==> flow/design.v <==
module	ARM_SingleCycle_DataPath
	#(parameter	BusWidth = 32)
	(input logic	i_CLK, i_RESET,
	input logic[1:0]				i_Reg_Src, i_Imm_Src,
	input logic						i_PC_Src, i_ALU_Src, 
	input logic						i_Mem_ToReg,
	input logic						i_Reg_Write,
	input logic[1:0]				i_ALU_Control,
	output logic[3:0]				o_ALU_Flags,
	input logic[23:0]				i_Instr,
	output logic[(BusWidth - 1):0]	o_PC, o_ALU_Result,
	output logic[(BusWidth - 1):0]	o_Write_Data,
	input logic[(BusWidth - 1):0]	i_Read_Data);
	logic[(BusWidth - 1):0]			s_PC_in;
	logic[(BusWidth - 1):0]			s_PC;
	logic[(BusWidth - 1):0]			s_PC_Plus4, s_PC_Plus8;
	logic[3:0]						s_Reg1_Address, s_Reg2_Address;
	logic[(BusWidth - 1):0]			s_Reg1_Data, s_Reg2_Data;
	logic[(BusWidth - 1):0]			s_ExtendedData;
	logic[6:0]						s_Shamt;
	logic[(BusWidth - 1):0]			s_Shifted_Data;
	logic[(BusWidth - 1):0]			s_ALU_Src2;
	logic[(BusWidth - 1):0]			s_ALU_Result;
	logic[(BusWidth - 1):0]			s_Result;
	ARM_Mux2				PC_Source
		(s_PC_Plus4, s_Result,
		i_PC_Src,
		s_PC_in);
	ARM_ProgramCounter		ProgramCounter
		(i_CLK, i_RESET,
		s_PC_in,
		s_PC);
	assign o_PC = s_PC;
	ARM_Adder				NextInstruction_Adder
		(s_PC,  32'd4,
		s_PC_Plus4);
	ARM_Adder				PC_Plus8_Adder
		( 32'd4, s_PC_Plus4,
		s_PC_Plus8);
	ARM_Mux2	Reg1_Source
		(i_Instr[19:16], 4'd15,
		i_Reg_Src[0],
		s_Reg1_Address[3:0]);
	ARM_Mux2	Reg2_Source
		(i_Instr[3:0], i_Instr[15:12],
		i_Reg_Src[1],
		s_Reg2_Address[3:0]);
	ARM_RegisterFile		RegisterFile
		(i_CLK, i_RESET,
		i_Reg_Write,
		s_Reg1_Address, s_Reg2_Address,
		 i_Instr[15:12],
		s_PC_Plus8,
		s_Result,
		s_Reg1_Data, s_Reg2_Data);
	ARM_ExtensionUnit		ExtensionUnit
		(i_Instr[23:0],
		i_Imm_Src,
		s_ExtendedData);
	ARM_Mux2				ALU_Src2_Mux
		(s_Reg2_Data, s_ExtendedData,
		i_ALU_Src,
		s_ALU_Src2);
	ARM_ALU					ALU
		(s_Reg1_Data, s_ALU_Src2,
		i_ALU_Control,
		s_ALU_Result,
		o_ALU_Flags);
	assign o_ALU_Result = s_ALU_Result;
	assign o_Write_Data = s_Reg2_Data;
	ARM_Mux2				Result_Source
		(s_ALU_Result, i_Read_Data,
		i_Mem_ToReg,
		s_Result);
endmodule
module	ARM_ProgramCounter
	#(parameter	AddressBusWidth	= 32)
	(input logic							i_CLK, i_RESET,
	input logic[(AddressBusWidth - 1):0]	i_Address,
	output logic[(AddressBusWidth - 1):0]	o_Address);
	always_ff	@(posedge i_CLK, posedge i_RESET)
	begin
		if (i_RESET)		o_Address <= 'd0;
		else				o_Address <= i_Address;
	end
endmodule
module	ARM_Adder
	#(parameter BusWidth = 32)
	(input logic[(BusWidth - 1):0]	i_Adder_Src1, i_Adder_Src2,
	output logic[(BusWidth - 1):0]	o_Adder_Result);
	assign o_Adder_Result = i_Adder_Src1 + i_Adder_Src2;
endmodule
module	ARM_RegisterFile
	#(parameter	BusWidth			= 32,
				RegisterFileSize	= 15)
	(input logic					i_CLK, i_RESET,
	input logic						i_Write_Enable,
	input logic[3:0]				i_Address_ToRead1, i_Address_ToRead2,
	input logic[3:0]				i_Address_ToWrite,
	input logic[(BusWidth - 1):0]	i_R15,
	input logic[(BusWidth - 1):0]	i_Write_Data,
	output logic[(BusWidth - 1):0]	o_Read_Data1, o_Read_Data2);
	int								i;
	logic[(BusWidth - 1):0]			RegisterFile[(RegisterFileSize - 1):0];
	always_ff	@(posedge i_CLK, posedge i_RESET)
	begin
		if (i_RESET)
		begin
			for (i = 0; i < 15; i = i + 1)		RegisterFile[i] <= 32'd0;
		end
		else if (i_Write_Enable)				RegisterFile[i_Address_ToWrite] <= i_Write_Data;
	end
	assign o_Read_Data1 = (i_Address_ToRead1 == 4'd15) ?	i_R15 : RegisterFile[i_Address_ToRead1];
	assign o_Read_Data2 = (i_Address_ToRead2 == 4'd15) ?	i_R15 : RegisterFile[i_Address_ToRead2];
endmodule
module	ARM_ExtensionUnit
	#(parameter	BusWidth			= 32,
				ExtendableDataWidth	= 24)
	(input logic[(ExtendableDataWidth - 1):0]	i_Data,
	input logic[1:0]							i_ExtensionControl,
	output logic[(BusWidth - 1):0]				o_Extension);
	typedef enum logic[1:0] {IMM_DATA_PROCESSING, IMM_MEM, IMM_BRANCH}	ExtensionType;
	always_comb
	begin
		case (i_ExtensionControl)
			IMM_DATA_PROCESSING:	o_Extension = {24'b0, i_Data[7:0]};
			IMM_MEM:				o_Extension = {20'b0, i_Data[11:0]};
			IMM_BRANCH:				o_Extension = {{6{i_Data[23]}}, i_Data[23:0], 2'b00};
			default:	o_Extension = 32'bx;
		endcase
	end
endmodule
module ARM_Shift
	#(parameter	BusWidth	= 32)
	(input logic[(BusWidth - 1):0]	i_Data,
	input logic[6:0]				i_Shamt,
	output logic[(BusWidth - 1):0]	o_Shifted_Data);
	int		l_Shamt;
	typedef enum logic[1:0]	{LSL, LSR, ASR, ROR}	t_ShiftType;
	logic[1:0]						s_ShiftType;
	assign s_ShiftType = i_Shamt[1:0];
	always_comb
	begin
		case (s_ShiftType)
			LSL:	o_Shifted_Data = (i_Data << i_Shamt[6:2]);
			LSR:	o_Shifted_Data = (i_Data >> i_Shamt[6:2]);
			ASR:	o_Shifted_Data = (i_Data >>> i_Shamt[6:2]);
			ROR:
			begin
				case(i_Shamt[6:2])
					4'd0:	o_Shifted_Data = i_Data;
					4'd1:
					begin
						o_Shifted_Data[((BusWidth - 1) - 1):0] = i_Data >> 1;
						o_Shifted_Data[(BusWidth - 1)] = i_Data[0];
					end
					4'd2:
					begin
						o_Shifted_Data[((BusWidth - 1) - 2):0] = i_Data >> 2;
						o_Shifted_Data[(BusWidth - 1):((BusWidth - 1) - 1)] = i_Data[1:0];
					end
					4'd3:
					begin
						o_Shifted_Data[((BusWidth - 1) - 3):0] = i_Data >> 3;
						o_Shifted_Data[(BusWidth - 1):((BusWidth - 1) - 2)] = i_Data[2:0];
					end
					4'd4:
					begin
						o_Shifted_Data[((BusWidth - 1) - 4):0] = i_Data >> 4;
						o_Shifted_Data[(BusWidth - 1):((BusWidth - 1) - 3)] = i_Data[3:0];
					end
					4'd5:
					begin
						o_Shifted_Data[((BusWidth - 1) - 5):0] = i_Data >> 5;
						o_Shifted_Data[(BusWidth - 1):((BusWidth - 1) - 4)] = i_Data[4:0];
					end
					4'd6:
					begin
						o_Shifted_Data[((BusWidth - 1) - 6):0] = i_Data >> 6;
						o_Shifted_Data[(BusWidth - 1):((BusWidth - 1) - 5)] = i_Data[5:0];
					end
					4'd7:
					begin
						o_Shifted_Data[((BusWidth - 1) - 7):0] = i_Data >> 7;
						o_Shifted_Data[(BusWidth - 1):((BusWidth - 1) - 6)] = i_Data[6:0];
					end
					4'd8:
					begin
						o_Shifted_Data[((BusWidth - 1) - 8):0] = i_Data >> 8;
						o_Shifted_Data[(BusWidth - 1):((BusWidth - 1) - 7)] = i_Data[7:0];
					end
					4'd9:
					begin
						o_Shifted_Data[((BusWidth - 1) - 9):0] = i_Data >> 9;
						o_Shifted_Data[(BusWidth - 1):((BusWidth - 1) - 8)] = i_Data[8:0];
					end
					4'd10:
					begin
						o_Shifted_Data[((BusWidth - 1) - 10):0] = i_Data >> 10;
						o_Shifted_Data[(BusWidth - 1):((BusWidth - 1) - 9)] = i_Data[9:0];
					end
					4'd11:
					begin
						o_Shifted_Data[((BusWidth - 1) - 11):0] = i_Data >> 11;
						o_Shifted_Data[(BusWidth - 1):((BusWidth - 1) - 10)] = i_Data[10:0];
					end
					4'd12:
					begin
						o_Shifted_Data[((BusWidth - 1) - 12):0] = i_Data >> 12;
						o_Shifted_Data[(BusWidth - 1):((BusWidth - 1) - 11)] = i_Data[11:0];
					end
					4'd13:
					begin
						o_Shifted_Data[((BusWidth - 1) - 13):0] = i_Data >> 13;
						o_Shifted_Data[(BusWidth - 1):((BusWidth - 1) - 12)] = i_Data[12:0];
					end
					4'd14:
					begin
						o_Shifted_Data[((BusWidth - 1) - 14):0] = i_Data >> 14;
						o_Shifted_Data[(BusWidth - 1):((BusWidth - 1) - 13)] = i_Data[13:0];
					end
					4'd15:
					begin
						o_Shifted_Data[((BusWidth - 1) - 15):0] = i_Data >> 15;
						o_Shifted_Data[(BusWidth - 1):((BusWidth - 1) - 14)] = i_Data[14:0];
					end
				endcase
			end
		endcase
	end
endmodule
module	ARM_ALU
	#(parameter	BusWidth	= 32)
	(input logic[(BusWidth - 1):0]	i_ALU_Src1, i_ALU_Src2,
	input logic[1:0]				i_ALU_Control,
	output logic[(BusWidth - 1):0]	o_ALU_Result,
	output logic[3:0]				o_ALU_Flags);
	logic[(BusWidth - 1):0]			s_ALU_Result;
	logic							s_Flag_Negative, s_Flag_Zero;
	logic							s_Flag_Carry, s_Flag_Overflow;
	logic[BusWidth:0]				s_Sum_Ext;
	logic							s_Sum_Carry;
	assign s_Sum_Ext = {1'b0, i_ALU_Src1} + {1'b0, i_ALU_Src2};
	assign s_Sum_Carry = s_Sum_Ext[BusWidth];
	typedef enum logic[1:0] {ADD, SUB, AND, ORR}	ALU_Operation;
	always_comb
	begin
		case (i_ALU_Control[1:0])
			ADD:	s_ALU_Result = i_ALU_Src1 + i_ALU_Src2;
			SUB:	s_ALU_Result = i_ALU_Src1 - i_ALU_Src2;
			AND:	s_ALU_Result = i_ALU_Src1 & i_ALU_Src2;
			ORR:	s_ALU_Result = i_ALU_Src1 | i_ALU_Src2;
			default:	s_ALU_Result = 32'b0;
		endcase
	end
	always_comb
	begin
		s_Flag_Negative = (s_ALU_Result[BusWidth - 1] == 1'b1) ?	1'b1 : 1'b0;
		s_Flag_Zero = (s_ALU_Result == 0) ?							1'b1 : 1'b0;
		case (i_ALU_Control[1:0])
			ADD:
			begin
				s_Flag_Carry = s_Sum_Carry;
				s_Flag_Overflow =	((~i_ALU_Src1[BusWidth - 1] & ~i_ALU_Src2[BusWidth - 1] & s_ALU_Result[BusWidth - 1]) |
									(i_ALU_Src1[BusWidth - 1] & i_ALU_Src2[BusWidth - 1] & ~s_ALU_Result[BusWidth - 1]));
			end
			SUB:
			begin
				s_Flag_Carry = (i_ALU_Src1 >= i_ALU_Src2) ?					1'b1 : 1'b0;
				s_Flag_Overflow =	((i_ALU_Src1[BusWidth - 1] & ~i_ALU_Src2[BusWidth - 1] & ~s_ALU_Result[BusWidth - 1]) |
									(~i_ALU_Src1[BusWidth - 1] & i_ALU_Src2[BusWidth - 1] & s_ALU_Result[BusWidth - 1]));
			end
			default:
			begin
				s_Flag_Carry = 1'bx;
				s_Flag_Overflow = 1'bx;
			end
		endcase
	end
	assign o_ALU_Result =	s_ALU_Result;
	assign o_ALU_Flags =	{s_Flag_Negative, s_Flag_Zero,
							s_Flag_Carry, s_Flag_Overflow};
endmodule
module ARM_Mux2
	#(parameter	BusWidth	= 32)
	(input logic[(BusWidth - 1):0]	i_Mux_Src0, i_Mux_Src1,
	input logic						i_Mux_Src_Select,
	output logic[(BusWidth - 1):0]	o_Mux_out);
	assign o_Mux_out = (i_Mux_Src_Select) ?	i_Mux_Src1 : i_Mux_Src0;
endmodule
module ARM_SyngleCycle_Controller
	(input logic		i_CLK, i_RESET,
	input logic[3:0]	i_ALU_Flags,
	output logic[1:0]	o_Reg_Src, o_Imm_Src,
	output logic		o_PC_Src, o_ALU_Src,
	output logic		o_Mem_ToReg,
	output logic		o_Reg_Write, o_Mem_Write,
	output logic[1:0]	o_ALU_Control,
	input logic[15:0]	i_Instr);
	logic[3:0]			s_Cond;
	logic[1:0]			s_Flag_Write;
	logic				s_PC_Src;
	logic				s_Reg_Write, s_Mem_Write;
	logic				s_No_Write;
	logic[1:0]			s_Op;
	logic[5:0]			s_Funct;
	logic[3:0]			s_Rd;
	assign s_Cond	= i_Instr[15:12];
	assign s_Op		= i_Instr[11:10];
	assign s_Funct	= i_Instr[9:4];
	assign s_Rd		= i_Instr[3:0];
	ARM_SyngleCycle_Decoder				Decoder
		(s_Op,
		s_Funct,
		s_Rd,
		s_Flag_Write,
		s_PC_Src,
		s_Reg_Write, s_Mem_Write,
		s_No_Write,
		o_Mem_ToReg,
		o_ALU_Src,
		o_Reg_Src, o_Imm_Src,
		o_ALU_Control);
	ARM_SyngleCycle_ConditionalLogic	ConditionalLogic
		(i_CLK, i_RESET,
		s_Cond,
		i_ALU_Flags,
		s_Flag_Write,
		s_PC_Src,
		s_Reg_Write, s_Mem_Write,
		s_No_Write,
		o_PC_Src,
		o_Reg_Write, o_Mem_Write);
endmodule
module	ARM_SyngleCycle_Decoder
	(input logic[1:0]	i_Op,
	input logic[5:0]	i_Funct,
	input logic[3:0]	i_Rd,
	output logic[1:0]	o_Flag_Write,
	output logic		o_PC_Src,
	output logic		o_Reg_Write, o_Mem_Write,
	output logic		o_No_Write,
	output logic		o_Mem_ToReg,
	output logic		o_ALU_Src,
	output logic[1:0]	o_Reg_Src, o_Imm_Src,
	output logic[1:0]	o_ALU_Control);
	logic				s_ALU_Operation;
	logic				s_Branch;
	ARM_SyngleCycle_ALU_Decoder		ALU_Decoder
		(i_Funct[4:0],
		s_ALU_Operation,
		o_ALU_Control, o_Flag_Write,
		o_No_Write);
	ARM_SyngleCycle_Main_Decoder	Main_Decoder
		(i_Op, {i_Funct[5], i_Funct[0]},
		o_Reg_Src, o_Imm_Src,
		o_ALU_Src,
		o_Reg_Write, o_Mem_Write,
		o_Mem_ToReg,
		s_ALU_Operation,
		s_Branch);
	ARM_SyngleCycle_PC_Logic		PC_Logic
		(i_Rd,
		s_Branch, o_Reg_Write,
		o_PC_Src);
endmodule
module	ARM_SyngleCycle_ALU_Decoder
	(input logic[4:0]	i_Funct,
	input logic			i_ALU_Operation,
	output logic[1:0]	o_ALU_Control, o_Flag_Write,
	output logic		o_No_Write);
	typedef enum logic[3:0]	{ADD = 4'b0100,
							SUB = 4'b0010,
							AND = 4'b0000,
							ORR = 4'b1100,
							CMP = 4'b1010}	InstructionType;
	always_comb
	begin
		if (i_ALU_Operation)
		begin
			o_ALU_Control		= 2'bxx;
			o_No_Write			= 1'bx;
			o_Flag_Write		= 2'b00;
			case (i_Funct[4:1])
				ADD:
				begin
					o_ALU_Control		= 2'b00;
					o_No_Write			= 1'b0;
					if (i_Funct[0])		o_Flag_Write	= 2'b11;
				end
				SUB:
				begin
					o_ALU_Control		= 2'b01;
					o_No_Write			= 1'b0;
					if (i_Funct[0])		o_Flag_Write	= 2'b11;
				end
				AND:
				begin
					o_ALU_Control		= 2'b10;
					o_No_Write			= 1'b0;
					if (i_Funct[0])		o_Flag_Write	= 2'b10;
				end
				ORR:
				begin
					o_ALU_Control		= 2'b11;
					o_No_Write			= 1'b0;
					if (i_Funct[0])		o_Flag_Write	= 2'b10;
				end
				CMP:
				begin
					o_ALU_Control		= 2'b01;
					o_No_Write			= 1'b1;
					if (i_Funct[0])		o_Flag_Write	= 2'b11;
				end
				default:
				begin
					o_ALU_Control		= 2'bxx;
					o_No_Write			= 1'bx;
					o_Flag_Write		= 2'bxx;
				end
			endcase
		end
		else
		begin
			o_ALU_Control	= 2'b0;
			o_Flag_Write	= 2'b0;
			o_No_Write		= 1'b0;
		end
	end
endmodule
module	ARM_SyngleCycle_Main_Decoder
	(input logic[1:0]	i_Op, i_Funct,
	output logic[1:0]	o_Reg_Src, o_Imm_Src,
	output logic		o_ALU_Src,
	output logic		o_Reg_Write, o_Mem_Write,
	output logic		o_Mem_ToReg,
	output logic		o_ALU_Operation,
	output logic		o_Branch);
	typedef enum logic[1:0] {DATA_PROCESSING,
							MEM_CONTROL,
							BRANCH}	InstructionType;
	always_comb
	begin
		case (i_Op)
			DATA_PROCESSING:
			begin
				if (i_Funct[1])
				begin
					o_Branch		= 1'b0;
					o_Mem_ToReg		= 1'b0;
					o_Mem_Write		= 1'b0;
					o_ALU_Src		= 1'b1;
					o_Imm_Src		= 2'b00;
					o_Reg_Write		= 1'b1;
					o_Reg_Src		= 2'bx0;
					o_ALU_Operation	= 1'b1;
				end
				else
				begin
					o_Branch		= 1'b0;
					o_Mem_ToReg		= 1'b0;
					o_Mem_Write		= 1'b0;
					o_ALU_Src		= 1'b0;
					o_Imm_Src		= 2'bxx;
					o_Reg_Write		= 1'b1;
					o_Reg_Src		= 2'b00;
					o_ALU_Operation	= 1'b1;
				end
			end
			MEM_CONTROL:
			begin
				if (i_Funct[0])
				begin
					o_Branch		= 1'b0;
					o_Mem_ToReg		= 1'b1;
					o_Mem_Write		= 1'b0;
					o_ALU_Src		= 1'b1;
					o_Imm_Src		= 2'b01;
					o_Reg_Write		= 1'b1;
					o_Reg_Src		= 2'bx0;
					o_ALU_Operation	= 1'b0;
				end
				else
				begin
					o_Branch		= 1'b0;
					o_Mem_ToReg		= 1'bx;
					o_Mem_Write		= 1'b1;
					o_ALU_Src		= 1'b1;
					o_Imm_Src		= 2'b01;
					o_Reg_Write		= 1'b0;
					o_Reg_Src		= 2'b10;
					o_ALU_Operation	= 1'b0;
				end
			end
			BRANCH:
			begin
				o_Branch		= 1'b1;
				o_Mem_ToReg		= 1'b0;
				o_Mem_Write		= 1'b0;
				o_ALU_Src		= 1'b1;
				o_Imm_Src		= 2'b10;
				o_Reg_Write		= 1'b0;
				o_Reg_Src		= 2'bx1;
				o_ALU_Operation	= 1'b0;
			end
			default:
			begin
				o_Branch		= 1'bx;
				o_Mem_ToReg		= 1'bx;
				o_Mem_Write		= 1'bx;
				o_ALU_Src		= 1'bx;
				o_Imm_Src		= 2'bxx;
				o_Reg_Write		= 1'bx;
				o_Reg_Src		= 2'bxx;
				o_ALU_Operation	= 1'bx;
			end
		endcase
	end
endmodule
module	ARM_SyngleCycle_PC_Logic
	(input logic[3:0]	i_Rd,
	input logic			i_Branch, i_Reg_Write,
	output logic		o_PC_Src);
	assign o_PC_Src = (((i_Rd == 4'd15) & i_Reg_Write) | i_Branch) ?	1'b1 : 1'b0;
endmodule
module	ARM_SyngleCycle_ConditionalLogic
	(input logic		i_CLK, i_RESET,
	input logic[3:0]	i_Cond,
	input logic[3:0]	i_ALU_Flags,
	input logic[1:0]	i_Flag_Write,
	input logic			i_PC_Src,
	input logic			i_Reg_Write, i_Mem_Write,
	input logic			i_No_Write,
	output logic		o_PC_Src,
	output logic		o_Reg_Write, o_Mem_Write);
	logic[1:0]			s_Flags_NZ, s_Flags_CV;
	logic				s_Cond_Executed;
	logic[1:0]			s_Flag_Write;
	assign s_Flag_Write = (s_Cond_Executed) ?	i_Flag_Write : 2'b00;
	always_ff	@(posedge i_CLK, posedge i_RESET)
	begin
		if (i_RESET)
		begin
			s_Flags_NZ <= 2'b00;
			s_Flags_CV <= 2'b00;
		end
		else
		begin
			if (s_Flag_Write[1])	s_Flags_NZ <= i_ALU_Flags[3:2];
			if (s_Flag_Write[0])	s_Flags_CV <= i_ALU_Flags[1:0];
		end
	end
	ARM_SyngleCycle_ConditionCheck	ConditionCheck
		(i_Cond,
		s_Flags_NZ,
		s_Flags_CV,
		s_Cond_Executed);
	always_comb
	begin
		if (s_Cond_Executed)
		begin
			o_PC_Src = i_PC_Src;
			o_Mem_Write = i_Mem_Write;
			if (~i_No_Write)	o_Reg_Write = i_Reg_Write;
			else					o_Reg_Write = 1'b0;
		end
		else
		begin
			o_PC_Src = 1'b0;
			o_Mem_Write = 1'b0;
			o_Reg_Write = 1'b0;
		end
	end
endmodule
module	ARM_SyngleCycle_ConditionCheck
	(input logic[3:0]	i_Cond,
	input logic[1:0]	i_Flags_NZ,
	input logic[1:0]	i_Flags_CV,
	output logic		o_Cond_Executed);
	typedef enum logic[3:0]	{EQ, NE, CS, LO,
							MI, PL, VS, VC,
							HI,	LS, GE, LT,
							GT, LE, AL}	ConditionTyoe;
	always_comb
	begin
		case (i_Cond)
			EQ:	if (i_Flags_NZ[0])		o_Cond_Executed = 1'b1;
				else					o_Cond_Executed = 1'b0;
			NE:	if (i_Flags_NZ[0] == 0)	o_Cond_Executed = 1'b1;
				else					o_Cond_Executed = 1'b0;
			CS:	if (i_Flags_CV[1])		o_Cond_Executed = 1'b1;
				else					o_Cond_Executed = 1'b0;
			LO:	if (i_Flags_CV[1] == 0)	o_Cond_Executed = 1'b1;
				else					o_Cond_Executed = 1'b0;
			MI:	if (i_Flags_NZ[1])		o_Cond_Executed = 1'b1;
				else					o_Cond_Executed = 1'b0;
			PL:	if (i_Flags_NZ[1] == 0)	o_Cond_Executed = 1'b1;
				else					o_Cond_Executed = 1'b0;
			VS:	if (i_Flags_CV[0])		o_Cond_Executed = 1'b1;
				else					o_Cond_Executed = 1'b0;
			VC:	if (i_Flags_CV[0] == 0)	o_Cond_Executed = 1'b1;
				else					o_Cond_Executed = 1'b0;
			HI:	if ((i_Flags_NZ[0] == 0) & (i_Flags_CV[1]))	o_Cond_Executed = 1'b1;
				else										o_Cond_Executed = 1'b0;
			LS:	if ((i_Flags_NZ[0]) | (i_Flags_CV[1] == 0))	o_Cond_Executed = 1'b1;
				else										o_Cond_Executed = 1'b0;
			GE:	if (~((i_Flags_NZ[1]) ^ (i_Flags_CV[0])))	o_Cond_Executed = 1'b1;
				else										o_Cond_Executed = 1'b0;
			LT:	if (((i_Flags_NZ[1]) ^ (i_Flags_CV[0])))	o_Cond_Executed = 1'b1;
				else										o_Cond_Executed = 1'b0;
			GT:	if ((~i_Flags_NZ[0]) & (~((i_Flags_NZ[1]) ^ (i_Flags_CV[0]))))	o_Cond_Executed = 1'b1;
				else															o_Cond_Executed = 1'b0;
			LE:	if ((i_Flags_NZ[0]) | (((i_Flags_NZ[1]) ^ (i_Flags_CV[0]))))	o_Cond_Executed = 1'b1;
				else															o_Cond_Executed = 1'b0;
			AL:	o_Cond_Executed = 1'b1;
			default:	o_Cond_Executed = 1'bx;
		endcase
	end
endmodule
module ARM_SingleCycle_CPU
	#(parameter	BusWidth	= 32)
	(input logic		i_CLK, i_RESET,
	input logic[(BusWidth - 1):0]	i_Instr,
	output logic[(BusWidth - 1):0]	o_PC,
	output logic[(BusWidth - 1):0]	o_Data_Address,
	output logic					o_Mem_Write,
	output logic[(BusWidth - 1):0]	o_Write_Data,
	input logic[(BusWidth - 1):0]	i_Read_Data);
	logic[3:0]			s_ALU_Flags;
	logic[1:0]			s_Reg_Src, s_Imm_Src;
	logic				s_PC_Src, s_ALU_Src;
	logic[1:0]			s_ALU_Control;
	logic				s_Mem_ToReg;
	logic				s_Reg_Write; 
	ARM_SingleCycle_DataPath	Datapath
		(i_CLK, i_RESET,
		s_Reg_Src, s_Imm_Src,
		s_PC_Src, s_ALU_Src,
		s_Mem_ToReg,
		s_Reg_Write,
		s_ALU_Control,
		s_ALU_Flags,
		i_Instr[23:0],
		o_PC, o_Data_Address,
		o_Write_Data,
		i_Read_Data);
	ARM_SyngleCycle_Controller	Controller
		(i_CLK, i_RESET,
		s_ALU_Flags,
		s_Reg_Src, s_Imm_Src,
		s_PC_Src, s_ALU_Src,
		s_Mem_ToReg,
		s_Reg_Write, o_Mem_Write,
		s_ALU_Control,
		{i_Instr[31:20], i_Instr[15:12]});
endmodule
==> flow/run.sh <==
#!/bin/bash
# the make line also repeats each setting of config.mk as NAME=value (left out here)
make -C /OpenROAD-flow-scripts/flow DESIGN_CONFIG=/design/flow/config.mk WORK_HOME=/design/flow/orfs CLKGATE_MAP_FILE= finish
==> flow/config.mk <==
export PLATFORM = sky130hd
export DESIGN_NAME = ARM_SingleCycle_CPU
export DESIGN_NICKNAME = ARM_SingleCycle_CPU
export VERILOG_FILES = /design/flow/design.v
export SDC_FILE = /design/flow/constraint.sdc
export NUM_CORES = 4
export LEC_CHECK = 0
export CAP_MARGIN = 5
export CORE_MARGIN = 2
export CORE_UTILIZATION = 67
export CTS_CLUSTER_DIAMETER = 237
export CTS_CLUSTER_SIZE = 69
export MAX_ROUTING_LAYER = met4
export PLACE_DENSITY = 0.6
export SETUP_SLACK_MARGIN = -0.47
export SLEW_MARGIN = 20
==> flow/constraint.sdc <==
create_clock -name core_clock -period 7.49 [get_ports {i_CLK}]
set_input_delay 1.4980 -clock core_clock [delete_from_list [all_inputs] [get_ports {i_CLK}]]
set_output_delay 1.4980 -clock core_clock [all_outputs]
set_load 0.01 [all_outputs]
==> impl_summary.log, run 1 <==
[report] implementation figures
INFO  metric outcome = did not finish
INFO  metric lastStage = global routing (5_1_grt)
INFO  metric placedCellCount = 5046
INFO  metric syn-cell-area = 32100 um2
INFO  metric syn-mean-instance-area = 8.33 um2
INFO  metric syn-num-nets = 4032
INFO  metric x_dimension_of_the_die = 223 um
INFO  metric ys_top_cells_by_count = sky130_fd_sc_hd__nand2_1 (607), sky130_fd_sc_hd__o21ai_0 (557), sky130_fd_sc_hd__dfrtp_1 (516), sky130_fd_sc_hd__a22oi_1 (304), sky130_fd_sc_hd__clkbuf_1 (284)
INFO  metric ys_sh_adder = 0.0429
INFO  metric flip_flop_and_latch_count_after_synthesis = 516
INFO  metric asyncSetResetFlopFracSynth = 1.00
INFO  metric postPlaceCellArea = 39500 um2
INFO  metric synth-edff-count = 0
INFO  metric design.portCount = 163
INFO  metric numCtsBuffers = 11
INFO  metric postCtsHoldBufs = 0
INFO  metric synth_simple_gate_area_share = 0.166
INFO  metric yosys_chip_area = 32100 um2
INFO  metric cts_htree_levels = 1
INFO  metric top_area_cell = sky130_fd_sc_hd__dfrtp_1
INFO  metric xor_area_frac = 0.0177
INFO  metric netlist_instances = 3857
INFO  metric mux_share_of_area = 0.0165
INFO  metric fp_util = 0.676
INFO  metric cts_root_buf = sky130_fd_sc_hd__clkbuf_16
INFO  metric synth-compound-area-share = 0.301
INFO  metric chip_area = 49700 um2
INFO  metric dieHeight = 223 um
INFO  metric yosys.cell_count.top_type = sky130_fd_sc_hd__nand2_1
INFO  metric yosys.area.top_type_share = 0.402
INFO  metric yosysWarningCount = 14
INFO  metric place.port_buffers = 162
INFO  metric top_cells_by_area = sky130_fd_sc_hd__dfrtp_1 (40%), sky130_fd_sc_hd__o21ai_0 (8.7%), sky130_fd_sc_hd__a22oi_1 (7.1%)
INFO  metric dpl.hpwl = 104 mm
INFO  metric yosys_most_used_dff = sky130_fd_sc_hd__dfrtp_1
INFO  metric clock_sinks = 516
INFO  metric core.rowCount = 80
INFO  metric postSynthSeqShare = 0.402
INFO  metric synth.yosys.num_cells = 3857
INFO  metric ctsLongestPathBuffers = 3
INFO  metric main_logic_family_after_synthesis = AND-OR/OR-AND gates
INFO  metric routability_congestion_estimate = 1.25
INFO  metric core = 47500 um2
INFO  metric synth.lib_cells_used.distinct = 89
[stage by stage]
| step | setup WS (ps) | power [mW] | utilization |
|---|---|---|---|
| 2_1_floorplan | -1020 | 7.81 | - |
| 4_1_cts | -483 | 12.6 | 0.863 |
| 3_3_place_gp | -1550 | 10.9 | 0.831 |
| 3_5_place_dp | -1630 | 11.3 | 0.831 |
[timing repair]
item                                    CTS
buffers inserted                         67
cloned                                    1
resized                                 218
pin swaps                                92
endpoints found under the setup margin   28
==> run 2: changes to the inputs <==
- ABC_AREA: unset -> 0
- CAP_MARGIN: 5 -> 40
- CELL_PAD_IN_SITES_GLOBAL_PLACEMENT: unset -> 1
- CORE_ASPECT_RATIO: unset -> 0.65
- CORE_UTILIZATION: 67 -> 61
- CTS_CLUSTER_DIAMETER: 237 -> 397
- CTS_CLUSTER_SIZE: 69 -> 73
- GPL_ROUTABILITY_DRIVEN: unset -> 0
- GPL_TIMING_DRIVEN: unset -> 1
- HOLD_SLACK_MARGIN: unset -> -0.07
- MAX_ROUTING_LAYER: met4 -> unset
- PLACE_DENSITY: 0.6 -> unset
- PLACE_DENSITY_LB_ADDON: unset -> 0.01
- SETUP_SLACK_MARGIN: -0.47 -> 1.0
- TNS_END_PERCENT: unset -> 10
- clock period: 7.49 -> 3.42 ns (I/O delays scaled with it)
==> run 2 against run 1 <==
The flow again stops in global routing (5_1_grt). Die area rose by 9.7%. Synthesized cell count is the same. Synthesized area did not move.
==> impl_summary.log, run 2 <==
[report] implementation figures
INFO  metric synth.lib_cells_used.distinct = 89
INFO  metric track_usage = 0.903
INFO  metric synth.yosys.num_cells = 3857
INFO  metric ctsLongestPathBuffers = 3
INFO  metric postSynthSeqShare = 0.402
INFO  metric cts_htree_levels = 1
INFO  metric synth-edff-count = 0
INFO  metric outcome = did not finish
INFO  metric dpl.hpwl = 114 mm
INFO  metric syn-mean-instance-area = 8.33 um2
INFO  metric mux_share_of_area = 0.0165
INFO  metric overflow = 911
INFO  metric netlist_instances = 3857
INFO  metric core = 51800 um2
INFO  metric place.port_buffers = 162
INFO  metric ys_sh_adder = 0.0429
INFO  metric yosysWarningCount = 14
INFO  metric placedCellCount = 5443
INFO  metric fp_util = 0.620
INFO  metric clock_sinks = 516
INFO  metric xor_area_frac = 0.0177
INFO  metric yosys.area.top_type_share = 0.402
INFO  metric core.rowCount = 67
INFO  metric top_area_cell = sky130_fd_sc_hd__dfrtp_1
INFO  metric syn-cell-area = 32100 um2
INFO  metric dp_slack = -4220 ps
INFO  metric syn-num-nets = 4032
INFO  metric flip_flop_and_latch_count_after_synthesis = 516
INFO  metric synth-compound-area-share = 0.301
INFO  metric design.portCount = 163
INFO  metric yosys_chip_area = 32100 um2
INFO  metric top_cells_by_area = sky130_fd_sc_hd__dfrtp_1 (40%), sky130_fd_sc_hd__o21ai_0 (8.7%), sky130_fd_sc_hd__a22oi_1 (7.1%)
INFO  metric yosys_most_used_dff = sky130_fd_sc_hd__dfrtp_1
INFO  metric numCtsBuffers = 11
INFO  metric postCtsHoldBufs = 0
INFO  metric cts_root_buf = sky130_fd_sc_hd__clkbuf_16
INFO  metric dieHeight = 189 um
INFO  metric ys_top_cells_by_count = sky130_fd_sc_hd__nand2_1 (607), sky130_fd_sc_hd__o21ai_0 (557), sky130_fd_sc_hd__dfrtp_1 (516), sky130_fd_sc_hd__a22oi_1 (304), sky130_fd_sc_hd__clkbuf_1 (284)
INFO  metric synth_simple_gate_area_share = 0.166
INFO  metric main_logic_family_after_synthesis = AND-OR/OR-AND gates
INFO  metric asyncSetResetFlopFracSynth = 1.00
INFO  metric x_dimension_of_the_die = 289 um
INFO  metric chip_area = 54600 um2
INFO  metric lastStage = global routing (5_1_grt)
INFO  metric flow.first_error = [ERROR GRT-0232] Routing congestion too high. Check the congestion heatmap in the GUI.
INFO  metric yosys.cell_count.top_type = sky130_fd_sc_hd__nand2_1
run 2: metrics by stage:
step	TNS [ps]	hold slack, ps	instance area (um2)
after CTS	-1034710	363	45800
after detailed placement	-1820140	497	42700
after global placement	-1726310	487	42700
after floorplan	-3385120	469	32100
run 2: timing repair:
action | 4_1_cts
pin swaps | 173
gates cloned | 1
resized | 485
hold endpoints to repair | 0
setup buffers | 128
endpoints found under the setup margin | 597
run 2: routing by layer:
metal	global-route usage	overflow
met5	0.597	6
met4	0.892	319
met3	0.837	67
met2	0.997	455
met1	0.897	64
==> run 3: changes to the inputs <==
- ABC_AREA: 0 -> 1
- CELL_PAD_IN_SITES_DETAIL_PLACEMENT: unset -> 2
- CORE_ASPECT_RATIO: 0.65 -> 1.8
- CORE_UTILIZATION: 61 -> 67
- CTS_CLUSTER_DIAMETER: 397 -> unset
- CTS_CLUSTER_SIZE: 73 -> 15
- HOLD_SLACK_MARGIN: -0.07 -> 0.21
- MIN_ROUTING_LAYER: unset -> met2
- PLACE_DENSITY: unset -> 0.48
- PLACE_DENSITY_LB_ADDON: 0.01 -> unset
- SETUP_SLACK_MARGIN: 1.0 -> 2.61
- SLEW_MARGIN: 20 -> 5
- TNS_END_PERCENT: 10 -> 35
- clock period: 3.42 -> 8.97 ns (I/O delays scaled with it)
==> run 3 against run 2 <==
The flow stops in global placement without I/O (3_1_place_gp_skip_io). Die area rose by 1.5%. Synthesized cell count rose by 40%. Synthesized area rose by 11%.
==> impl_summary.log, run 3 <==
[report] implementation figures
INFO  metric flow.first_error = [ERROR GPL-0301] Utilization 110.077 % exceeds 100%.
INFO  metric flip_flop_and_latch_count_after_synthesis = 516
INFO  metric main_logic_family_after_synthesis = simple AND/OR/NAND/NOR gates
INFO  metric xor_area_frac = 0.00506
INFO  metric chip_area = 55400 um2
INFO  metric synth.yosys.num_cells = 5402
INFO  metric yosys_most_used_dff = sky130_fd_sc_hd__dfrtp_1
INFO  metric yosys_chip_area = 35800 um2
INFO  metric outcome = did not finish
INFO  metric synth-edff-count = 0
INFO  metric syn-num-nets = 5577
INFO  metric fp_util = 0.677
INFO  metric ys_top_cells_by_count = sky130_fd_sc_hd__nand2_1 (1687), sky130_fd_sc_hd__inv_1 (746), sky130_fd_sc_hd__o21ai_0 (587), sky130_fd_sc_hd__dfrtp_1 (516), sky130_fd_sc_hd__nand3_1 (315)
INFO  metric core = 52900 um2
INFO  metric yosys.cell_count.top_type = sky130_fd_sc_hd__nand2_1
INFO  metric yosysWarningCount = 14
INFO  metric top_area_cell = sky130_fd_sc_hd__dfrtp_1
INFO  metric synth.lib_cells_used.distinct = 58
INFO  metric asyncSetResetFlopFracSynth = 1.00
INFO  metric lastStage = global placement without I/O (3_1_place_gp_skip_io)
INFO  metric netlist_instances = 5402
INFO  metric core.rowCount = 113
INFO  metric ys_sh_adder = 0.0385
INFO  metric syn-cell-area = 35800 um2
INFO  metric synth_simple_gate_area_share = 0.299
INFO  metric top_cells_by_area = sky130_fd_sc_hd__dfrtp_1 (36%), sky130_fd_sc_hd__nand2_1 (18%), sky130_fd_sc_hd__o21ai_0 (8.2%)
INFO  metric postSynthSeqShare = 0.360
INFO  metric yosys.area.top_type_share = 0.360
INFO  metric dieHeight = 314 um
INFO  metric mux_share_of_area = 0.00311
INFO  metric synth-compound-area-share = 0.179
INFO  metric x_dimension_of_the_die = 176 um
INFO  metric syn-mean-instance-area = 6.63 um2
==> run 4: changes to the inputs <==
- ABC_AREA: 1 -> 0
- CAP_MARGIN: 40 -> 15
- CELL_PAD_IN_SITES_DETAIL_PLACEMENT: 2 -> unset
- CELL_PAD_IN_SITES_GLOBAL_PLACEMENT: 1 -> 0
- CORE_ASPECT_RATIO: 1.8 -> 1.12
- CORE_UTILIZATION: 67 -> 61
- CTS_CLUSTER_SIZE: 15 -> 73
- GPL_ROUTABILITY_DRIVEN: 0 -> 1
- HOLD_SLACK_MARGIN: 0.21 -> -0.07
- MAX_ROUTING_LAYER: unset -> met4
- MIN_ROUTING_LAYER: met2 -> unset
- PLACE_DENSITY: 0.48 -> 0.58
- SETUP_SLACK_MARGIN: 2.61 -> -0.43
- SLEW_MARGIN: 5 -> 40
- TNS_END_PERCENT: 35 -> 5
- clock period: 8.97 -> 7.49 ns (I/O delays scaled with it)
==> run 4 against run 3 <==
Synthesized cell count is 29% lower. Die area is 1.6% lower. Synthesized area is 10% lower. The layout now fails its checks (setup timing).
==> impl_summary.log, run 4 <==
[report] implementation figures
INFO  metric postSynthSeqShare = 0.402
INFO  metric yosys_chip_area = 32100 um2
INFO  metric routability_congestion_estimate = 1.23
INFO  metric max_freq = 116 MHz
INFO  metric critical_path.n_buffers_inverters = 13
INFO  metric track_usage = 0.588
INFO  metric sequentialPower = 5.30 mW
INFO  metric timing.final.crit_period = 8620 ps
INFO  metric critPathLaunchType = input pin
INFO  metric totalWireLength = 160 mm
INFO  metric worst_hold_path_type = flip-flop to flip-flop
INFO  metric hold_end = Datapath.RegisterFile.RegisterFile[8][1]
INFO  metric worst_path_most_repeated_cell = sky130_fd_sc_hd__buf_4
INFO  metric yosys.cell_count.top_type = sky130_fd_sc_hd__nand2_1
INFO  metric critPathLaunch = i_Instr[27]
INFO  metric syn-num-nets = 4032
INFO  metric relSlewSlack = 0.368
INFO  metric cts_root_buf = sky130_fd_sc_hd__clkbuf_16
INFO  metric cts_htree_levels = 2
INFO  metric rr_endpoint = Controller.ConditionalLogic.s_Flags_NZ[0]
INFO  metric violated_checks = setup timing
INFO  metric critical_hold_path_startpoint = Datapath.RegisterFile.RegisterFile[8][1]
INFO  metric yosysWarningCount = 14
INFO  metric setup_viol_count_final = 32
INFO  metric cap_viol_max_count = 0
INFO  metric worstRegToRegCells = 30
INFO  metric grtUsageMet2 = 0.822
INFO  metric worst_path_max_delay_cell = sky130_fd_sc_hd__clkdlybuf4s50_1
INFO  metric power_combinational = 6.97 mW
INFO  metric detailroute.via_count = 39500
INFO  metric synth_simple_gate_area_share = 0.166
INFO  metric netlist_instances = 3857
INFO  metric cellLeakagePower = 19.9 nW
INFO  metric ir_drop = 0.322 mV
INFO  metric finalCoreUtilization = 0.828
INFO  metric worst_skew_pair.late_latency = 630 ps
INFO  metric outcome = complete, but fails checks
INFO  metric top_cells_by_area = sky130_fd_sc_hd__dfrtp_1 (40%), sky130_fd_sc_hd__o21ai_0 (8.7%), sky130_fd_sc_hd__a22oi_1 (7.1%)
INFO  metric numCtsBuffers = 50
INFO  metric drt_iter0_markers = 7589
INFO  metric synth.lib_cells_used.distinct = 89
INFO  metric area_growth_syn_to_fin = 34.8%
INFO  metric drc_violations = 0
INFO  metric dpl.hpwl = 108 mm
INFO  metric timing.critical_path.fanout_max = 8
INFO  metric core.rowCount = 89
INFO  metric cp_capture_type = primary output
INFO  metric globalRouteMet1Util = 0.667
INFO  metric pwr_density_cell = 346 nW/um2
INFO  metric design.portCount = 163
INFO  metric power.share.combinational = 0.466
INFO  metric x_dimension_of_the_die = 221 um
INFO  metric clk-power = 2.70 mW
INFO  metric grt_use_met3 = 0.259
INFO  metric final_hold_viol_count = 0
INFO  metric number_of_nets_still_failing_antenna_checks_after_routing = 0
INFO  metric fp_util = 0.614
INFO  metric worst_case_hold_slack = 510 ps
INFO  metric cp_class = input pin to primary output
INFO  metric fin_nets = 4780
INFO  metric first_pass_iters = 29
INFO  metric power_report.internal_total = 8.50 mW
INFO  metric first_global_vias = 39200
INFO  metric synth-edff-count = 0
INFO  metric rrSetupSlack = 120 ps
INFO  metric cp_data_required_time = 5990 ps
INFO  metric worstPathArrival = 7120 ps
INFO  metric largestPowerGroup = combinational logic
INFO  metric switching_share = 0.432
INFO  metric top_area_cell = sky130_fd_sc_hd__dfrtp_1
INFO  metric crit_family = buffers and inverters
INFO  metric ctsLongestPathBuffers = 3
INFO  metric grt_setup_unrepaired = true
INFO  metric xor_area_frac = 0.0177
INFO  metric chip_area = 54500 um2
INFO  metric critical_path_depth = 31
INFO  metric worst_hold_path.num_cells = 2
INFO  metric synth-compound-area-share = 0.301
INFO  metric flip_flop_and_latch_count_after_synthesis = 516
INFO  metric grt_start_max_net_pins = 164
INFO  metric yosys.area.top_type_share = 0.402
INFO  metric clock_sinks = 516
INFO  metric clock_pin_slew_reported_for_the_worst_setup_and_hold_paths_after_clock_tree_synthesis = 70 ps
INFO  metric syn-mean-instance-area = 8.33 um2
INFO  metric r2r-start = Datapath.ProgramCounter.o_Address[2]
INFO  metric mux_share_of_area = 0.0165
INFO  metric wire_per_inst = 30.1 um
INFO  metric tightestPinTransition = 947 ps
INFO  metric layout.filler_cells = 3242
INFO  metric power_frac_clock = 0.181
INFO  metric core = 52300 um2
INFO  metric timing.clock.skew = 23.2 ps
INFO  metric dieHeight = 247 um
INFO  metric overflow = 0
INFO  metric critPathMaxStageDelay = 500 ps
INFO  metric ys_sh_adder = 0.0429
INFO  metric syn-cell-area = 32100 um2
INFO  metric count_of_tool_warnings = 106
INFO  metric synth.yosys.num_cells = 3857
INFO  metric antenna_found_initial = 6
INFO  metric main_logic_family_after_synthesis = AND-OR/OR-AND gates
INFO  metric period_used_share = 1.15
INFO  metric yosys_most_used_dff = sky130_fd_sc_hd__dfrtp_1
INFO  metric dp_slack = -2040 ps
INFO  metric grt_first_pass_wirelength = 236 mm
INFO  metric tritoncts = built
INFO  metric post-route-worst-setup-slack = -1130 ps
INFO  metric seq_power_share = 0.354
INFO  metric asyncSetResetFlopFracSynth = 1.00
INFO  metric end_point_of_the_critical_path = o_Data_Address[29]
INFO  metric p_switching = 6.47 mW
INFO  metric ys_top_cells_by_count = sky130_fd_sc_hd__nand2_1 (607), sky130_fd_sc_hd__o21ai_0 (557), sky130_fd_sc_hd__dfrtp_1 (516), sky130_fd_sc_hd__a22oi_1 (304), sky130_fd_sc_hd__clkbuf_1 (284)
INFO  metric postCtsHoldBufs = 0
INFO  metric viasPerCell = 7.42
INFO  metric final_max_slew_viol_count = 0
INFO  metric globalRoute.busiestLayer = met2
INFO  metric place.port_buffers = 162
[run 4: what timing repair did]
action | in CTS | in global routing
gates resized | 221 | 10
setup endpoints to repair | 30 | 30
cloned | 1 | 0
buffers inserted | 47 | 1
pin swaps | 60 | 9
[run 4: cell type report]
| class | instances | area [um2] | area share |
|---|---|---|---|
| Multi-Input combinational cell | 2889 | 18600 | 0.429 |
| Sequential cell | 516 | 12900 | 0.298 |
| Timing Repair Buffer | 1015 | 8740 | 0.202 |
| Clock buffer | 67 | 1390 | 0.0320 |
| Tap cell | 682 | 853 | 0.0197 |
| Inverter | 133 | 505 | 0.0117 |
| Clock inverter | 23 | 329 | 0.00760 |
| Antenna cell | 6 | 15.0 | 0.000347 |
[run 4: layer usage]
layer / part of all wire / wire length (um)
met4: 0.10 / 16600
met2: 0.40 / 64500
met1: 0.32 / 52100
met3: 0.17 / 27200
met5: 0 / 0
[run 4: metrics by stage]
stage	area, um2	total power [mW]	std cells	TNS, ps
after global routing	43300	15.4	5330	-28290
after floorplan	32100	7.81	3857	-525750
after global placement	40200	11.1	5186	-117320
after CTS	43200	14.4	5323	-16370
after detailed placement	40300	11.4	5190	-186460
final	43300	15.0	5331	-24430
==> run 5: changes to the inputs <==
- ABC_AREA: 0 -> 1
- CAP_MARGIN: 15 -> 20
- CELL_PAD_IN_SITES_DETAIL_PLACEMENT: unset -> 1
- CELL_PAD_IN_SITES_GLOBAL_PLACEMENT: 0 -> unset
- CORE_ASPECT_RATIO: 1.12 -> 0.59
- CORE_MARGIN: 2 -> 6
- CORE_UTILIZATION: 61 -> 28
- CTS_CLUSTER_SIZE: 73 -> 90
- GPL_ROUTABILITY_DRIVEN: 1 -> 0
- GPL_TIMING_DRIVEN: 1 -> unset
- HOLD_SLACK_MARGIN: -0.07 -> unset
- MAX_ROUTING_LAYER: met4 -> unset
- PLACE_DENSITY: 0.58 -> unset
- PLACE_DENSITY_LB_ADDON: unset -> 0.19
- SETUP_SLACK_MARGIN: -0.43 -> -1.53
- SLEW_MARGIN: 40 -> 20
- TNS_END_PERCENT: 5 -> unset
- clock period: 7.49 -> 16.4 ns (I/O delays scaled with it)
==> run 5 against run 4 <==
The run now finishes clean. Synthesized cell count increased by 40%. Register-to-register slack improved by 8200 ps. Clock power decreased by 53%. Die area increased to 2.5 times the previous value. Cell count increased by 35%. Critical path type unchanged. Critical endpoint is now o_Data_Address[19]. Largest power group unchanged.
==> impl_summary.log, run 5 <==
[report] implementation figures
INFO  metric worst_skew_pair.late_latency = 660 ps
INFO  metric syn-cell-area = 35800 um2
INFO  metric placedCellCount = 7080
INFO  metric critPathMaxStageDelay = 870 ps
INFO  metric cts.repair.resized = 0
INFO  metric chip_area = 137000 um2
INFO  metric sequentialPower = 2.33 mW
INFO  metric critical_hold_path_startpoint = Datapath.RegisterFile.RegisterFile[2][29]
INFO  metric ctsLongestPathBuffers = 3
INFO  metric outcome = timing/DRC/antenna clean
INFO  metric grt_start_max_net_pins = 168
INFO  metric r2r-start = Datapath.ProgramCounter.o_Address[2]
INFO  metric finalCoreUtilization = 0.324
INFO  metric drt_iter0_markers = 6134
INFO  metric final_cell_area = 41000 um2
INFO  metric asyncSetResetFlopFracSynth = 1.00
INFO  metric yosys.cell_count.top_type = sky130_fd_sc_hd__nand2_1
INFO  metric power.share.combinational = 0.510
INFO  metric relSlewSlack = 0.104
INFO  metric critical_path.n_buffers_inverters = 7
INFO  metric top_cells_by_area = sky130_fd_sc_hd__dfrtp_1 (36%), sky130_fd_sc_hd__nand2_1 (18%), sky130_fd_sc_hd__o21ai_0 (8.2%)
INFO  metric cts_post_setup_buffers_inserted = 0
INFO  metric place.port_buffers = 162
INFO  metric p_switching = 3.75 mW
INFO  metric overflow = 0
INFO  metric tightestPinTransition = 1330 ps
INFO  metric syn-num-nets = 5577
INFO  metric top_area_cell = sky130_fd_sc_hd__dfrtp_1
INFO  metric critPathLaunchType = input pin
INFO  metric rrSetupSlack = 8270 ps
INFO  metric largestPowerGroup = combinational logic
INFO  metric max_freq = 69.5 MHz
INFO  metric worst_hold_path_type = flip-flop to flip-flop
INFO  metric cp_data_required_time = 13120 ps
INFO  metric total_power = 7.31 mW
INFO  metric cts_root_buf = sky130_fd_sc_hd__clkbuf_16
INFO  metric flip_flop_and_latch_count_after_synthesis = 516
INFO  metric dpl.hpwl = 159 mm
INFO  metric final_hold_viol_count = 0
INFO  metric timing.final.crit_period = 14390 ps
INFO  metric timing.critical_path.fanout_max = 16
INFO  metric track_usage = 0.298
INFO  metric mux_share_of_area = 0.00311
INFO  metric syn-mean-instance-area = 6.63 um2
INFO  metric cp_class = input pin to primary output
INFO  metric seq_power_share = 0.318
INFO  metric x_dimension_of_the_die = 478 um
INFO  metric period_used_share = 0.877
INFO  metric clock_pin_slew_reported_for_the_worst_setup_and_hold_paths_after_clock_tree_synthesis = 60 ps
INFO  metric worstRegToRegCells = 25
INFO  metric final_max_slew_viol_count = 0
INFO  metric wire_per_inst = 29.9 um
INFO  metric first_pass_iters = 8
INFO  metric design.portCount = 163
INFO  metric switching_share = 0.513
INFO  metric synth.yosys.num_cells = 5402
INFO  metric detailroute.via_count = 41700
INFO  metric ir_drop = 0.0834 mV
INFO  metric clk-power = 1.26 mW
INFO  metric number_of_nets_still_failing_antenna_checks_after_routing = 0
INFO  metric postPlaceCellArea = 39300 um2
INFO  metric synth_simple_gate_area_share = 0.299
INFO  metric post-route-worst-setup-slack = 2010 ps
INFO  metric viasPerCell = 5.81
INFO  metric postSynthSeqShare = 0.360
INFO  metric synth.lib_cells_used.distinct = 58
INFO  metric synth-compound-area-share = 0.179
INFO  metric power_combinational = 3.73 mW
INFO  metric numCtsBuffers = 51
INFO  metric count_of_tool_warnings = 104
INFO  metric fin_nets = 5626
INFO  metric pwr_density_cell = 178 nW/um2
INFO  metric tritoncts = built
INFO  metric timing.clock.skew = 42.0 ps
INFO  metric crit_family = simple AND/OR/NAND/NOR gates
INFO  metric cts_htree_levels = 2
INFO  metric fin_cells = 7184
INFO  metric area_growth_syn_to_fin = 14.5%
INFO  metric end_point_of_the_critical_path = o_Data_Address[19]
INFO  metric fp_util = 0.283
INFO  metric first_global_vias = 39000
INFO  metric antenna_found_initial = 25
INFO  metric grt_first_pass_wirelength = 296 mm
INFO  metric power_report.internal_total = 3.56 mW
INFO  metric ys_top_cells_by_count = sky130_fd_sc_hd__nand2_1 (1687), sky130_fd_sc_hd__inv_1 (746), sky130_fd_sc_hd__o21ai_0 (587), sky130_fd_sc_hd__dfrtp_1 (516), sky130_fd_sc_hd__nand3_1 (315)
INFO  metric dp_slack = 2770 ps
INFO  metric yosys_most_used_dff = sky130_fd_sc_hd__dfrtp_1
INFO  metric yosys.area.top_type_share = 0.360
INFO  metric dieHeight = 287 um
INFO  metric main_logic_family_after_synthesis = simple AND/OR/NAND/NOR gates
INFO  metric power_frac_clock = 0.172
INFO  metric cap_viol_max_count = 0
INFO  metric cp_capture_type = primary output
INFO  metric worst_hold_path.num_cells = 2
INFO  metric xor_area_frac = 0.00506
INFO  metric rr_endpoint = Datapath.RegisterFile.RegisterFile[11][21]
INFO  metric worst_path_max_delay_cell = sky130_fd_sc_hd__nor4_1
INFO  metric critical_path_depth = 25
INFO  metric cellLeakagePower = 19.4 nW
INFO  metric drc_violations = 0
INFO  metric yosysWarningCount = 14
INFO  metric ys_sh_adder = 0.0385
INFO  metric core = 126000 um2
INFO  metric hold_end = Datapath.RegisterFile.RegisterFile[2][29]
INFO  metric netlist_instances = 5402
INFO  metric critPathLaunch = i_Instr[26]
INFO  metric totalWireLength = 215 mm
INFO  metric setup_viol_count_final = 0
INFO  metric grt_setup_unrepaired = false
INFO  metric worstPathArrival = 11110 ps
INFO  metric synth-edff-count = 0
INFO  metric core.rowCount = 100
INFO  metric yosys_chip_area = 35800 um2
INFO  metric clock_sinks = 516
INFO  metric postCtsHoldBufs = 0
[run 5: stage by stage]
step / setup TNS, ps / hold slack [ps]
2_1_floorplan: -667320 / 449
3_3_place_gp: 0 / 466
3_5_place_dp: 0 / 467
4_1_cts: 0 / 491
5_1_grt: 0 / 508
6_report: 0 / 487
[run 5: cell type report]
| type | instances | area, um2 |
|---|---|---|
| well taps | 1683 | 2110 |
| multi-input cells | 3838 | 18900 |
| inverters | 774 | 2910 |
| diodes | 9 | 22.5 |
| repair buffers | 270 | 2460 |
| clock buffers | 72 | 1500 |
| fillers | 16100 | 85500 |
| flip-flops and latches | 516 | 12900 |
| clock inverters | 22 | 156 |
[run 5: layer usage]
metal | vias to the layer above | wire length [um] | track usage
met1 | 20800 | 95500 | 0.436
met4 | 10 | 6440 | 0.0729
met3 | 436 | 37000 | 0.162
li1 | 17600 | - | -
met2 | 2844 | 75700 | 0.369
met5 | - | 309 | 0
==> run 6: changes to the inputs <==
- ABC_AREA: 1 -> unset
- CELL_PAD_IN_SITES_DETAIL_PLACEMENT: 1 -> unset
- CORE_ASPECT_RATIO: 0.59 -> unset
- CORE_MARGIN: 6 -> 2
- CORE_UTILIZATION: 28 -> 52
- CTS_CLUSTER_SIZE: 90 -> 98
- GPL_ROUTABILITY_DRIVEN: 0 -> unset
- PLACE_DENSITY: unset -> 0.6
- PLACE_DENSITY_LB_ADDON: 0.19 -> unset
- SETUP_SLACK_MARGIN: -1.53 -> unset
- clock period: 16.4 -> 7.49 ns (I/O delays scaled with it)
==> run 6 against run 5 <==
The layout now fails its checks (setup timing). Flip-flop count did not move. Core utilization rose by 42 points. First-iteration DRC count grew 6.1%. Sequential share of layout area decreased by 3.3 points. Clock power is 120% higher. Critical endpoint is now o_Data_Address[31].
==> impl_summary.log, run 6 <==
[report] implementation figures
INFO  metric top_area_cell = sky130_fd_sc_hd__dfrtp_1
INFO  metric fp_util = 0.524
INFO  metric xor_area_frac = 0.0177
INFO  metric worstPathArrival = 6440 ps
INFO  metric post-route-worst-setup-slack = -453 ps
INFO  metric setup_viol_count_final = 17
INFO  metric timing.final.crit_period = 7940 ps
INFO  metric place.port_buffers = 162
INFO  metric totalWireLength = 163 mm
INFO  metric worst_skew_pair.late_latency = 620 ps
INFO  metric synth.yosys.num_cells = 3857
INFO  metric asyncSetResetFlopFracSynth = 1.00
INFO  metric cts_htree_levels = 2
INFO  metric ir_drop = 0.274 mV
INFO  metric cap_viol_max_count = 0
INFO  metric critical_hold_path_startpoint = Datapath.RegisterFile.RegisterFile[4][29]
INFO  metric worstRegToRegCells = 34
INFO  metric drt_iter0_markers = 6511
INFO  metric ctsLongestPathBuffers = 3
INFO  metric synth-compound-area-share = 0.301
INFO  metric synth-edff-count = 0
INFO  metric detailroute.via_count = 38500
INFO  metric first_global_vias = 38000
INFO  metric number_of_nets_still_failing_antenna_checks_after_routing = 0
INFO  metric routability_congestion_estimate = 1.07
INFO  metric yosys.cell_count.top_type = sky130_fd_sc_hd__nand2_1
INFO  metric power_frac_clock = 0.176
INFO  metric worst_path_most_repeated_cell = sky130_fd_sc_hd__buf_4
INFO  metric cp_data_required_time = 5990 ps
INFO  metric core = 61400 um2
INFO  metric outcome = complete, but fails checks
INFO  metric critPathLaunch = i_Instr[27]
INFO  metric grt_start_max_net_pins = 143
INFO  metric final_max_slew_viol_count = 0
INFO  metric worst_case_hold_slack = 513 ps
INFO  metric x_dimension_of_the_die = 253 um
INFO  metric count_of_tool_warnings = 109
INFO  metric synth.lib_cells_used.distinct = 89
INFO  metric ys_top_cells_by_count = sky130_fd_sc_hd__nand2_1 (607), sky130_fd_sc_hd__o21ai_0 (557), sky130_fd_sc_hd__dfrtp_1 (516), sky130_fd_sc_hd__a22oi_1 (304), sky130_fd_sc_hd__clkbuf_1 (284)
INFO  metric end_point_of_the_critical_path = o_Data_Address[31]
INFO  metric drc_violations = 0
INFO  metric viasPerCell = 6.96
INFO  metric sequentialPower = 5.24 mW
INFO  metric chip_area = 63800 um2
INFO  metric power_report.internal_total = 9.07 mW
INFO  metric syn-cell-area = 32100 um2
INFO  metric first_pass_iters = 14
INFO  metric yosys_most_used_dff = sky130_fd_sc_hd__dfrtp_1
INFO  metric worst_hold_path.num_cells = 2
INFO  metric area_growth_syn_to_fin = 42.3%
INFO  metric timing.clock.skew = 29.8 ps
INFO  metric overflow = 0
INFO  metric power_combinational = 7.68 mW
INFO  metric antenna_found_initial = 6
INFO  metric postCtsHoldBufs = 0
INFO  metric rrSetupSlack = 740 ps
INFO  metric track_usage = 0.496
INFO  metric cp_capture_type = primary output
INFO  metric largestPowerGroup = combinational logic
INFO  metric worst_hold_path_type = flip-flop to flip-flop
INFO  metric finalCoreUtilization = 0.745
INFO  metric cp_class = input pin to primary output
INFO  metric grt_setup_unrepaired = true
INFO  metric final_hold_viol_count = 0
INFO  metric dieHeight = 253 um
INFO  metric clock_pin_slew_reported_for_the_worst_setup_and_hold_paths_after_clock_tree_synthesis = 60 ps
INFO  metric clk-power = 2.77 mW
INFO  metric cellLeakagePower = 20.8 nW
INFO  metric power.share.combinational = 0.489
INFO  metric max_freq = 126 MHz
INFO  metric violated_checks = setup timing
INFO  metric clock_sinks = 516
INFO  metric p_switching = 6.61 mW
INFO  metric syn-mean-instance-area = 8.33 um2
INFO  metric critical_path_depth = 27
INFO  metric tritoncts = built
INFO  metric relSlewSlack = 0.257
INFO  metric worst_path_max_delay_cell = sky130_fd_sc_hd__nand4_1
INFO  metric dpl.hpwl = 111 mm
INFO  metric yosysWarningCount = 14
INFO  metric crit_family = AND-OR/OR-AND gates
INFO  metric critical_path.n_buffers_inverters = 11
INFO  metric critPathMaxStageDelay = 410 ps
INFO  metric cts_root_buf = sky130_fd_sc_hd__clkbuf_16
INFO  metric main_logic_family_after_synthesis = AND-OR/OR-AND gates
INFO  metric period_used_share = 1.06
INFO  metric core.rowCount = 91
INFO  metric hold_end = Datapath.RegisterFile.RegisterFile[4][29]
INFO  metric top_cells_by_area = sky130_fd_sc_hd__dfrtp_1 (40%), sky130_fd_sc_hd__o21ai_0 (8.7%), sky130_fd_sc_hd__a22oi_1 (7.1%)
INFO  metric syn-num-nets = 4032
INFO  metric pwr_density_cell = 343 nW/um2
INFO  metric grt_first_pass_wirelength = 237 mm
INFO  metric netlist_instances = 3857
INFO  metric critPathLaunchType = input pin
INFO  metric yosys_chip_area = 32100 um2
INFO  metric wire_per_inst = 29.4 um
INFO  metric yosys.area.top_type_share = 0.402
INFO  metric timing.critical_path.fanout_max = 12
INFO  metric ys_sh_adder = 0.0429
INFO  metric switching_share = 0.422
INFO  metric seq_power_share = 0.334
INFO  metric r2r-start = Datapath.ProgramCounter.o_Address[3]
INFO  metric postSynthSeqShare = 0.402
INFO  metric tightestPinTransition = 1110 ps
INFO  metric synth_simple_gate_area_share = 0.166
INFO  metric rr_endpoint = Controller.ConditionalLogic.s_Flags_NZ[0]
INFO  metric numCtsBuffers = 47
INFO  metric flip_flop_and_latch_count_after_synthesis = 516
INFO  metric design.portCount = 163
INFO  metric fin_nets = 4876
INFO  metric mux_share_of_area = 0.0165
## run 6: layer usage
layer | GRT usage | vias to the layer above | wire [um]
met5 | 0 | - | 59
met4 | 0.305 | 8 | 13200
met3 | 0.189 | 1063 | 24600
met2 | 0.716 | 3421 | 67200
met1 | 0.627 | 18200 | 57800
li1 | - | 15900 | -
## run 6: cell type report
class                   instances  area (um2)
clock buffers                  64        1320
well taps                     790         988
multi-input cells            2889       19800
diodes                          4        10.0
repair buffers               1114        9730
inverters                     133         513
flip-flops and latches        516       12900
fillers                      4373       15600
clock inverters                23         437
## run 6: metrics by stage
step	std cells	TNS (ps)	total power [mW]	setup slack [ps]	instance area (um2)
2_1_floorplan	3857	-524400	7.82	-1020	32200
3_3_place_gp	5256	-107370	11.2	-1820	40100
3_5_place_dp	5256	-119120	11.4	-1830	40100
4_1_cts	5476	-1750	14.9	-222	44500
5_1_grt	5529	-6010	16.3	-505	45700
6_report	5533	-3700	15.7	-453	45700
## run 6: repair_timing
| item | in CTS | in global routing |
|---|---|---|
| gates cloned | 2 | 0 |
| setup endpoints to repair | 34 | 32 |
| pin swaps | 169 | 160 |
| gates resized | 468 | 206 |
| hold endpoints to repair | 0 | 0 |
| setup buffers | 136 | 63 |
==> run 7: changes to the inputs <==
- ABC_AREA: unset -> 1
- CAP_MARGIN: 20 -> 15
- CELL_PAD_IN_SITES_GLOBAL_PLACEMENT: unset -> 1
- CORE_ASPECT_RATIO: unset -> 0.88
- CORE_UTILIZATION: 52 -> 58
- CTS_CLUSTER_SIZE: 98 -> 57
- GPL_ROUTABILITY_DRIVEN: unset -> 1
- GPL_TIMING_DRIVEN: unset -> 1
- HOLD_SLACK_MARGIN: unset -> 0.07
- PLACE_DENSITY: 0.6 -> unset
- PLACE_DENSITY_LB_ADDON: unset -> 0.2
==> run 7 against run 6 <==
Still fails the layout checks on setup timing. Flip-flop count did not move. Hold slack got worse by 28 ps. Synthesized area rose by 11%. Critical path depth rose by 6. First-iteration DRC count rose by 24%. Routed wire length rose by 11%. Fmax fell by 4.1%. Cell count rose by 28%. Synthesized cell count rose by 40%. Clock power rose by 6%. Count of clock-buffer cells in the layout rose by 1. Critical endpoint is now o_Data_Address[28].
==> impl_summary.log, run 7 <==
[report] implementation figures
INFO  metric ir_drop = 0.238 mV
INFO  metric yosys_most_used_dff = sky130_fd_sc_hd__dfrtp_1
INFO  metric largestPowerGroup = combinational logic
INFO  metric critPathLaunchType = input pin
INFO  metric cellLeakagePower = 23.8 nW
INFO  metric violated_checks = setup timing
INFO  metric ctsLongestPathBuffers = 3
INFO  metric relSlewSlack = 0.281
INFO  metric power.share.combinational = 0.561
INFO  metric synth-compound-area-share = 0.179
INFO  metric dp_slack = -960 ps
INFO  metric fp_util = 0.586
INFO  metric cp_capture_type = primary output
INFO  metric worst_skew_pair.late_latency = 670 ps
INFO  metric worst_path_max_delay_cell = sky130_fd_sc_hd__nand4_1
INFO  metric worst_hold_path_type = flip-flop to flip-flop
INFO  metric main_logic_family_after_synthesis = simple AND/OR/NAND/NOR gates
INFO  metric wire_per_inst = 25.5 um
INFO  metric core.rowCount = 85
INFO  metric critical_path_depth = 33
INFO  metric design.portCount = 163
INFO  metric yosys_chip_area = 35800 um2
INFO  metric top_cells_by_area = sky130_fd_sc_hd__dfrtp_1 (36%), sky130_fd_sc_hd__nand2_1 (18%), sky130_fd_sc_hd__o21ai_0 (8.2%)
INFO  metric cap_viol_max_count = 0
INFO  metric power_frac_clock = 0.163
INFO  metric worstRegToRegCells = 34
INFO  metric globalRouteMet1Util = 0.679
INFO  metric place.port_buffers = 162
INFO  metric synth.yosys.num_cells = 5402
INFO  metric xor_area_frac = 0.00506
INFO  metric count_of_tool_warnings = 108
INFO  metric clk-power = 2.93 mW
INFO  metric layout.filler_cells = 4542
INFO  metric worstPathArrival = 6790 ps
INFO  metric hold_end = Datapath.RegisterFile.RegisterFile[14][29]
INFO  metric power_report.internal_total = 9.65 mW
INFO  metric setup_viol_count_final = 26
INFO  metric worst_path_most_repeated_cell = sky130_fd_sc_hd__nand2_1
INFO  metric yosys.cell_count.top_type = sky130_fd_sc_hd__nand2_1
INFO  metric timing.final.crit_period = 8280 ps
INFO  metric critical_path.n_buffers_inverters = 9
INFO  metric yosys.area.top_type_share = 0.360
INFO  metric routability_congestion_estimate = 1.20
INFO  metric post-route-worst-setup-slack = -793 ps
INFO  metric first_pass_iters = 10
INFO  metric ys_sh_adder = 0.0385
INFO  metric r2r-start = Datapath.ProgramCounter.o_Address[3]
INFO  metric final_hold_viol_count = 0
INFO  metric core = 61200 um2
INFO  metric yosysWarningCount = 14
INFO  metric globalRoute.busiestLayer = met2
INFO  metric cp_data_required_time = 5990 ps
INFO  metric grtUsageMet2 = 0.725
INFO  metric p_switching = 8.30 mW
INFO  metric outcome = complete, but fails checks
INFO  metric first_global_vias = 42000
INFO  metric tritoncts = built
INFO  metric postSynthSeqShare = 0.360
INFO  metric ys_top_cells_by_count = sky130_fd_sc_hd__nand2_1 (1687), sky130_fd_sc_hd__inv_1 (746), sky130_fd_sc_hd__o21ai_0 (587), sky130_fd_sc_hd__dfrtp_1 (516), sky130_fd_sc_hd__nand3_1 (315)
INFO  metric final_max_slew_viol_count = 0
INFO  metric rr_endpoint = Controller.ConditionalLogic.s_Flags_NZ[0]
INFO  metric power_combinational = 10.1 mW
INFO  metric antenna_found_initial = 19
INFO  metric clock_sinks = 516
INFO  metric syn-num-nets = 5577
INFO  metric grt_start_max_net_pins = 187
INFO  metric asyncSetResetFlopFracSynth = 1.00
INFO  metric period_used_share = 1.11
INFO  metric postCtsHoldBufs = 0
INFO  metric end_point_of_the_critical_path = o_Data_Address[28]
INFO  metric top_area_cell = sky130_fd_sc_hd__dfrtp_1
## run 7: per-layer routing
metal | vias up | routed length, um
met1 | 20600 | 61100
met3 | 1241 | 33900
li1 | 19100 | -
met4 | 28 | 16700
met2 | 4214 | 68000
met5 | - | 783
## run 7: metrics by stage
stage / std cells / total power, mW / setup TNS (ps)
3_5_place_dp: 6893 / 13.7 / -21630
3_3_place_gp: 6893 / 13.5 / -19310
2_1_floorplan: 5402 / 9.09 / -524400
6_report: 7066 / 18.0 / -15120
5_1_grt: 7052 / 18.7 / -14120
4_1_cts: 7016 / 17.0 / -1450
## run 7: timing repair
action | in CTS | in global routing
setup endpoints to repair | 30 | 32
endpoints found under the hold margin | 0 | 0
resized | 265 | 213
setup buffers | 26 | 32
cloned | 0 | 1
pin swaps | 37 | 91
## run 7: layout make-up
cell class              instances  area (um2)  area share
diodes                         16        40.0    0.000836
clock buffers                  65        1450      0.0303
clock inverters                32         433     0.00904
inverters                     774        2920      0.0610
multi-input cells            3838       20300       0.424
flip-flops and latches        516       12900       0.270
well taps                     826        1030      0.0216
repair buffers                999        8810       0.184
Power and IR drop assume default switching activity.
